==> 06-12 <==
## alu_top
module alu_top(CLK, OP1, OP2, OPRN, OUT, ZERO);
	input CLK;
	input [31:0] OP1;
	input [31:0] OP2;
	input [5:0] OPRN;
	output [31:0] OUT;
	output ZERO;
	reg [31:0] op1_q, op2_q;
	reg [5:0] oprn_q;
	reg [31:0] out_q;
	reg zero_q;
	wire [31:0] alu_out;
	wire alu_zero;
	ALU alu_inst(alu_out, alu_zero, op1_q, op2_q, oprn_q);
	always @(posedge CLK) begin
		op1_q <= OP1;
		op2_q <= OP2;
		oprn_q <= OPRN;
		out_q <= alu_out;
		zero_q <= alu_zero;
	end
	assign OUT = out_q;
	assign ZERO = zero_q;
endmodule
clock: 24.7 ns
lec_check: 0
cap_margin: 20
core_margin: 7
core_utilization: 63
setup_slack_margin: 5.0
slew_margin: 20
run.sh (not shown) runs the stock make flow with config.mk's settings and CLKGATE_MAP_FILE=.
==> 06-20 (differences from 06-12) <==
Settings changed: CAP_MARGIN 20 to 30, CORE_MARGIN 7 to 6, CORE_UTILIZATION 63 to 40, GPL_TIMING_DRIVEN set to 0, SETUP_SLACK_MARGIN 5.0 to 3.43.
==> flow/constraint.sdc (replaced) <==
create_clock -name core_clock -period 29.5 [get_ports {CLK}]
set_input_delay 5.9000 -clock core_clock [delete_from_list [all_inputs] [get_ports {CLK}]]
set_output_delay 5.9000 -clock core_clock [all_outputs]
set_load 0.01 [all_outputs]
==> results <==
| metric | 06-12 | 06-20 |
|---|---|---|
| Result of the run | failed layout checks | no timing/DRC/antenna violations |
| Reasons for failing layout checks | negative setup slack | - |
| Achievable clock frequency | 0.0336 GHz | 0.0345 GHz |
| Final TNS setup | -23.02 ns | 0 ns |
| Nets | 3,317 | 3,396 |
| Met3 Wirelength | 17,000 microns | 11,700 microns |
| Smallest setup slack after layout | -5.03 ns | 0.549 ns |
| Count of cells resized by post-cts repair | 186 | 405 |
| Fraction of standard cell area in multi-input logic | 78.1% | 76.8% |
| First-pass GRT wire length | 149,000 microns | 166,000 microns |
| Starting density of the core | 63.8% | 41.0% |
| Routed met2 length | 43,300 microns | 47,500 microns |
| Slew at the pin closest to its max-slew limit | 1.25 ns | 1.14 ns |
| Final weighted congestion in routability-driven placement | 1.09 | 1.06 |
| Post-layout period usage of the worst path | 120% | 98.1% |
| Skew final | 0.00759 ns | 0.0426 ns |
| Synth-to-layout area growth | 15.2% | 17.5% |
| Detailed Route WL | 106,000 microns | 117,000 microns |
| Met3 capacity usage during global routing | 18.8% | 7.23% |

---

==> inputs of run a <==
alu_top again, from the RTL that the note above started with.
Settings: LEC_CHECK=0, ABC_AREA=1, CAP_MARGIN=20, CORE_MARGIN=2, CORE_UTILIZATION=72, CTS_CLUSTER_DIAMETER=241, CTS_CLUSTER_SIZE=38, SETUP_SLACK_MARGIN=3.88, SLEW_MARGIN=20, TNS_END_PERCENT=5; clock period 16.0 ns.
==> run b: changes against run a <==
- ABC_AREA: 1 -> not set
- CORE_UTILIZATION: 72 -> 70
- CTS_CLUSTER_DIAMETER: 241 -> not set
- CTS_CLUSTER_SIZE: 38 -> 31
- PLACE_DENSITY_LB_ADDON: not set -> 0.26
- SETUP_SLACK_MARGIN: 3.88 -> not set
==> flow/constraint.sdc (replaced) <==
create_clock -name core_clock -period 27.7 [get_ports {CLK}]
set_input_delay 5.5400 -clock core_clock [delete_from_list [all_inputs] [get_ports {CLK}]]
set_output_delay 5.5400 -clock core_clock [all_outputs]
set_load 0.01 [all_outputs]
==> run c: changes against run a <==
- ABC_AREA: 1 -> not set
- CORE_UTILIZATION: 72 -> 61
- CTS_CLUSTER_DIAMETER: 241 -> not set
- CTS_CLUSTER_SIZE: 38 -> not set
- SETUP_SLACK_MARGIN: 3.88 -> not set
==> flow/constraint.sdc (replaced) <==
create_clock -name core_clock -period 27.7 [get_ports {CLK}]
set_input_delay 5.5400 -clock core_clock [delete_from_list [all_inputs] [get_ports {CLK}]]
set_output_delay 5.5400 -clock core_clock [all_outputs]
set_load 0.01 [all_outputs]
==> notes <==
Run b failed in global routing (GRT-0116). Run a finished with setup timing left. Run c completed and failed the layout checks on setup timing.
Between run c and run a, the lower non-clock buffer count is in run c (gap 113).
Flip-flop count is the same in run a and run c.
In run a the sequential share of layout area is lower than in run c, by 0.30 points.
Of run c and run a, run c has the higher worst setup slack (gap 11 ns).
==> figures <==
Endpoint of the worst-slack reg-to-reg timing path: run c zero_q$_DFF_P_; run b -; run a zero_q$_DFF_P_
Status: run c complete, but fails checks; run b aborted with a tool error; run a complete, but fails checks
Stage where the flow stopped: run c -; run b global routing; run a -
Layout check failures: run c setup timing; run b -; run a setup timing
Post-cts resize count: run c 317; run b 250; run a 232
Worst clock skew: run c 0.00829 ns; run b -; run a 0.0109 ns
Post-synthesis simple-gate area fraction: run c 14.4%; run b 14.4%; run a 26.9%
Footprint of the flip-flops and latches: run c 2040 um^2; run b -; run a 2030 um^2
Logic depth of the worst path, buffers included: run c 78; run b -; run a 81
Post-DP HPWL: run c 74900 um; run b 70700 um; run a 68000 um
Number of non-clock buffers: run c 207; run b -; run a 320

---

==> inputs of wip/lagoon <==
alu_top again, from the RTL that the note above started with.
==> flow/design.v (excerpt) <==
module alu_top(CLK, OP1, OP2, OPRN, OUT, ZERO);
	input CLK;
	input [31:0] OP1;
	input [31:0] OP2;
	input [5:0] OPRN;
	output [31:0] OUT;
	output ZERO;
	reg [31:0] op1_q, op2_q;
	reg [5:0] oprn_q;
	reg [31:0] out_q;
	reg zero_q;
	wire [31:0] alu_out;
	wire alu_zero;
	ALU alu_inst(alu_out, alu_zero, op1_q, op2_q, oprn_q);
	always @(posedge CLK) begin
		op1_q <= OP1;
		op2_q <= OP2;
		oprn_q <= OPRN;
		out_q <= alu_out;
		zero_q <= alu_zero;
	end
	assign OUT = out_q;
	assign ZERO = zero_q;
endmodule
Settings: LEC_CHECK=0, CAP_MARGIN=20, CORE_MARGIN=2, CORE_UTILIZATION=40, CTS_CLUSTER_DIAMETER=348, CTS_CLUSTER_SIZE=100, PLACE_DENSITY=0.9, SETUP_SLACK_MARGIN=-2.0, SLEW_MARGIN=0, TNS_END_PERCENT=30; clock period 29.5 ns.
==> inputs of wip/cedar, as changes to wip/lagoon <==
Settings changed: ABC_AREA set to 1, CORE_UTILIZATION 40 to 48, CTS_CLUSTER_DIAMETER 348 to 354, MAX_ROUTING_LAYER set to met4, PLACE_DENSITY 0.9 to not set, SETUP_SLACK_MARGIN -2.0 to not set, SLEW_MARGIN 0 to 20, TNS_END_PERCENT 30 to 15.
==> inputs of wip/delta, as changes to wip/lagoon <==
Settings changed: CORE_UTILIZATION 40 to 65, CTS_CLUSTER_DIAMETER 348 to not set, CTS_CLUSTER_SIZE 100 to not set, PLACE_DENSITY 0.9 to not set, SLEW_MARGIN 0 to 20, TNS_END_PERCENT 30 to not set.
==> flow/constraint.sdc (replaced) <==
create_clock -name core_clock -period 28.0 [get_ports {CLK}]
set_input_delay 5.6000 -clock core_clock [delete_from_list [all_inputs] [get_ports {CLK}]]
set_output_delay 5.6000 -clock core_clock [all_outputs]
set_load 0.01 [all_outputs]
==> inputs of wip/nickel, as changes to wip/lagoon <==
Settings changed: ABC_AREA set to 1, CORE_UTILIZATION 40 to 56, CTS_CLUSTER_DIAMETER 348 to 241, CTS_CLUSTER_SIZE 100 to not set, PLACE_DENSITY 0.9 to not set, SETUP_SLACK_MARGIN -2.0 to not set, SLEW_MARGIN 0 to 20, TNS_END_PERCENT 30 to not set.
==> flow/constraint.sdc (replaced) <==
create_clock -name core_clock -period 21.7 [get_ports {CLK}]
set_input_delay 4.3400 -clock core_clock [delete_from_list [all_inputs] [get_ports {CLK}]]
set_output_delay 4.3400 -clock core_clock [all_outputs]
set_load 0.01 [all_outputs]
==> comparison <==
wip/lagoon finished but fails on negative setup slack. wip/cedar completed with no timing, DRC or antenna violations. wip/delta failed in global routing. wip/nickel reached the layout checks and failed them: negative setup slack.
Against wip/lagoon, the clock skew of wip/nickel is lower by 5.9 ps.
Hold slack: wip/lagoon is higher than wip/cedar (140 ps).
Between wip/nickel and wip/lagoon, the lower core utilization is in wip/lagoon (gap 22 points).
Setup slack: wip/nickel < wip/lagoon < wip/cedar.
Between wip/cedar and wip/lagoon, the lower synthesized area is in wip/lagoon (gap 2.7%, measured against wip/lagoon).
Non-clock buffer count, highest first: wip/nickel, wip/lagoon, wip/cedar.
==> figures <==
metric	wip/lagoon	wip/delta	wip/cedar	wip/nickel
Cell area after layout	25500 um^2	-	26200 um^2	27700 um^2
CTS clk-pin slew, worst paths	80 ps	-	80 ps	80 ps
Total Wirelength	83500 um	-	82600 um	83700 um
Origin of the critical flop-to-flop path	op1_q[1]	-	op2_q[1]	op1_q[0]
Worst Hold End	out_q[22]	-	out_q[21]	out_q[21]
Die Size	60200 um^2	37400 um^2	51700 um^2	44400 um^2
Total stage count of the critical path	78	-	83	83
Run status	failed layout checks	stopped before the end	no timing/DRC/antenna violations	failed layout checks
Last stage reached	-	global routing	-	-
Layout check failures	negative setup slack	-	-	negative setup slack
Maximum capacitance violations	0	-	0	0
Post-detailed-placement half-perimeter wirelength	66000 um	71300 um	66000 um	65700 um
Post-Syn Area per Cell	9.01 um^2	9.01 um^2	7.49 um^2	7.49 um^2
Final tally of setup violations	3	-	0	9
Vias	20600	-	21800	22600
Pre-Repair DR Iteration Count	8	-	6	8
Cells in synth_stat.txt	2588	2588	3196	3196
Met1 wire length	32100 um	-	35200 um	33500 um
Count of cells along the worst register-to-register path	78	-	83	83

---

==> v13 <==
alu_top again, from the RTL that the note above started with.
Settings: LEC_CHECK=0, CAP_MARGIN=20, CORE_MARGIN=4, CORE_UTILIZATION=57, CTS_CLUSTER_DIAMETER=146, CTS_CLUSTER_SIZE=27, GPL_ROUTABILITY_DRIVEN=0, GPL_TIMING_DRIVEN=0, HOLD_SLACK_MARGIN=0.21, MIN_ROUTING_LAYER=met2, PLACE_DENSITY_LB_ADDON=0.02, SLEW_MARGIN=20; clock period 25.5 ns.
==> inputs of v25, as changes to v13 <==
==> flow/config.mk (replaced) <==
export PLATFORM = sky130hd
export DESIGN_NAME = alu_top
export DESIGN_NICKNAME = alu_top
export VERILOG_FILES = /design/flow/design.v
export SDC_FILE = /design/flow/constraint.sdc
export NUM_CORES = 4
export LEC_CHECK = 0
export CAP_MARGIN = 20
export CORE_MARGIN = 2
export CORE_UTILIZATION = 58
export SLEW_MARGIN = 20
export TNS_END_PERCENT = 5
==> flow/constraint.sdc (replaced) <==
create_clock -name core_clock -period 8.64 [get_ports {CLK}]
set_input_delay 1.7280 -clock core_clock [delete_from_list [all_inputs] [get_ports {CLK}]]
set_output_delay 1.7280 -clock core_clock [all_outputs]
set_load 0.01 [all_outputs]
==> inputs of v20, as changes to v13 <==
==> flow/config.mk (replaced) <==
export PLATFORM = sky130hd
export DESIGN_NAME = alu_top
export DESIGN_NICKNAME = alu_top
export VERILOG_FILES = /design/flow/design.v
export SDC_FILE = /design/flow/constraint.sdc
export NUM_CORES = 4
export LEC_CHECK = 0
export ABC_AREA = 1
export CAP_MARGIN = 20
export CORE_MARGIN = 2
export CORE_UTILIZATION = 72
export CTS_CLUSTER_SIZE = 100
export PLACE_DENSITY = 0.36
export SLEW_MARGIN = 20
export TNS_END_PERCENT = 10
==> flow/constraint.sdc (replaced) <==
create_clock -name core_clock -period 18.7 [get_ports {CLK}]
set_input_delay 3.7400 -clock core_clock [delete_from_list [all_inputs] [get_ports {CLK}]]
set_output_delay 3.7400 -clock core_clock [all_outputs]
set_load 0.01 [all_outputs]
==> flow_metrics.env <==
# source this file to load flow results
export IMPL_post_cts_setup_buffer_count=2
export IMPL_outcome="complete, but fails checks"
export IMPL_dpl_hpwl_mm=74.10
export IMPL_setup_violations_final=25
export IMPL_check_failures="setup timing"
export IMPL_syn_area_um2=23310
export IMPL_grt_use_total_pct=45.93
export IMPL_finalWorstSetupSlack_ns=-20.33
# the run above: v25

==> flow_metrics.env <==
# source this file to load flow results
export IMPL_outcome="complete, but fails checks"
export IMPL_finalWorstSetupSlack_ns=-11.24
export IMPL_check_failures="setup timing"
export IMPL_setup_violations_final=14
# the run above: v20

==> flow_metrics.env <==
# implementation run metrics
export IMPL_error_message="[ERROR GRT-0116] Global routing finished with congestion. Check the congestion regions in the DRC Viewer."
export IMPL_haltStage="global routing"
export IMPL_outcome="did not finish"
export IMPL_syn_area_um2=23310
# the run above: v13


---

==> job 2013 <==
alu_top again, from the RTL that the note above started with.
// alu_top
module alu_top(CLK, OP1, OP2, OPRN, OUT, ZERO);
	input CLK;
	input [31:0] OP1;
	input [31:0] OP2;
	input [5:0] OPRN;
	output [31:0] OUT;
	output ZERO;
	reg [31:0] op1_q, op2_q;
	reg [5:0] oprn_q;
	reg [31:0] out_q;
	reg zero_q;
	wire [31:0] alu_out;
	wire alu_zero;
	ALU alu_inst(alu_out, alu_zero, op1_q, op2_q, oprn_q);
	always @(posedge CLK) begin
		op1_q <= OP1;
		op2_q <= OP2;
		oprn_q <= OPRN;
		out_q <= alu_out;
		zero_q <= alu_zero;
	end
	assign OUT = out_q;
	assign ZERO = zero_q;
endmodule
clock: 27.8 ns
lec_check: 0
cap_margin: 20
core_aspect_ratio: 0.5
core_margin: 2
core_utilization: 70
cts_cluster_diameter: 240
cts_cluster_size: 36
slew_margin: 20
==> job 9985 (differences from job 2013) <==
Settings changed: CORE_ASPECT_RATIO 0.5 to unset, CORE_UTILIZATION 70 to 58, CTS_CLUSTER_DIAMETER 240 to unset, CTS_CLUSTER_SIZE 36 to unset, SETUP_SLACK_MARGIN set to 4.5.
==> flow/constraint.sdc (replaced) <==
create_clock -name core_clock -period 24.1 [get_ports {CLK}]
set_input_delay 4.8200 -clock core_clock [delete_from_list [all_inputs] [get_ports {CLK}]]
set_output_delay 4.8200 -clock core_clock [all_outputs]
set_load 0.01 [all_outputs]
==> job 8028 (differences from job 2013) <==
Settings changed: CORE_ASPECT_RATIO 0.5 to unset, CORE_UTILIZATION 70 to 57, CTS_CLUSTER_DIAMETER 240 to unset, CTS_CLUSTER_SIZE 36 to unset.
==> flow/constraint.sdc (replaced) <==
create_clock -name core_clock -period 10.1 [get_ports {CLK}]
set_input_delay 2.0200 -clock core_clock [delete_from_list [all_inputs] [get_ports {CLK}]]
set_output_delay 2.0200 -clock core_clock [all_outputs]
set_load 0.01 [all_outputs]
==> job 4297 (differences from job 2013) <==
Settings changed: CORE_ASPECT_RATIO 0.5 to unset, CORE_UTILIZATION 70 to 65, CTS_CLUSTER_DIAMETER 240 to unset, CTS_CLUSTER_SIZE 36 to unset, SETUP_SLACK_MARGIN set to -2.0.
==> flow/constraint.sdc (replaced) <==
create_clock -name core_clock -period 28.2 [get_ports {CLK}]
set_input_delay 5.6400 -clock core_clock [delete_from_list [all_inputs] [get_ports {CLK}]]
set_output_delay 5.6400 -clock core_clock [all_outputs]
set_load 0.01 [all_outputs]
==> qor.txt <==
Setup Viol. Count Final - 7
GRT Util Overall - 47.5%
Pre-CTS setup slack - -5.26 ns
GP Congestion - 1.08
HPWL after detailed placement - 73.6 mm
Fp util - 58.7%
Placed cell area - 25800 sq um
Core area - 39700 sq um
Final worst path period share - 121%
GR Util met1 - 61.6%
# Post-CTS Setup Buffers - 10
Die height - 204 microns
Outcome - failed layout checks
Fail Reasons - negative setup slack
Final WS setup - -4.97 ns
M2 GR Usage - 69.8%
Resized cells post-CTS - 207
Chip area - 41800 sq um
(the above is from job 9985)
==> qor.txt <==
Pre-CTS setup slack - -2.55 ns
Placed cell area - 24900 sq um
GRT Util Overall - 75.4%
Basic Gates by Area - 14.4%
Fp util - 70.8%
Outcome - stopped before the end
Resized cells post-CTS - 322
GP Congestion - 1.09
Most area-hungry cell type in the Yosys netlist - fa_1
Die height - 133 microns
# Post-CTS Setup Buffers - 5
M2 GR Usage - 86.2%
HPWL after detailed placement - 72.8 mm
Fail Step - 5_1_grt
Chip area - 34900 sq um
GR Util met1 - 78.7%
GRT met3 Usage - 65.2%
Core area - 32900 sq um
Syn Area/Cell - 9.01 sq um
Most Crowded Layer GR - met2
Log Error - [ERROR GRT-0116] Global routing finished with congestion. Check the congestion regions in the DRC Viewer.
(the above is from job 2013)
==> qor.txt <==
Outcome - failed layout checks
Resized cells post-CTS - 5
GRT Util Overall - 47.5%
Placed cell area - 24900 sq um
CP top delay family - adder cells
Die height - 193 microns
Fail Reasons - negative setup slack
# Post-CTS Setup Buffers - 0
HPWL after detailed placement - 68.8 mm
Final WS setup - -1.86 ns
Chip area - 37400 sq um
Drt via density - 7.23
GP Congestion - 1.08
Non-clk invs - 174
M2 GR Usage - 70.3%
Pre-CTS setup slack - -2.10 ns
Setup Viol. Count Final - 4
Fp util - 65.7%
Final worst path period share - 107%
(the above is from job 4297)
==> qor.txt <==
Outcome - failed layout checks
Fail Reasons - negative setup slack
Pre-CTS setup slack - -19.57 ns
Final WS setup - -19.93 ns
M2 GR Usage - 76.8%
Clock buffers - 9
Chip area - 42500 sq um
Resized cells post-CTS - 173
Seq area share - 7.15%
GRT Util Overall - 53.7%
Placed cell area - 27000 sq um
Core area - 40600 sq um
Die height - 206 microns
GP Congestion - 1.04
Fin Hold WS - 0.842 ns
HPWL after detailed placement - 84.5 mm
CP startpoint - op1_q[1]
Setup Viol. Count Final - 23
GR Util met1 - 60.2%
# Post-CTS Setup Buffers - 8
Initial antenna violation count - 16
M1 WL - 37.8 mm
(the above is from job 8028)
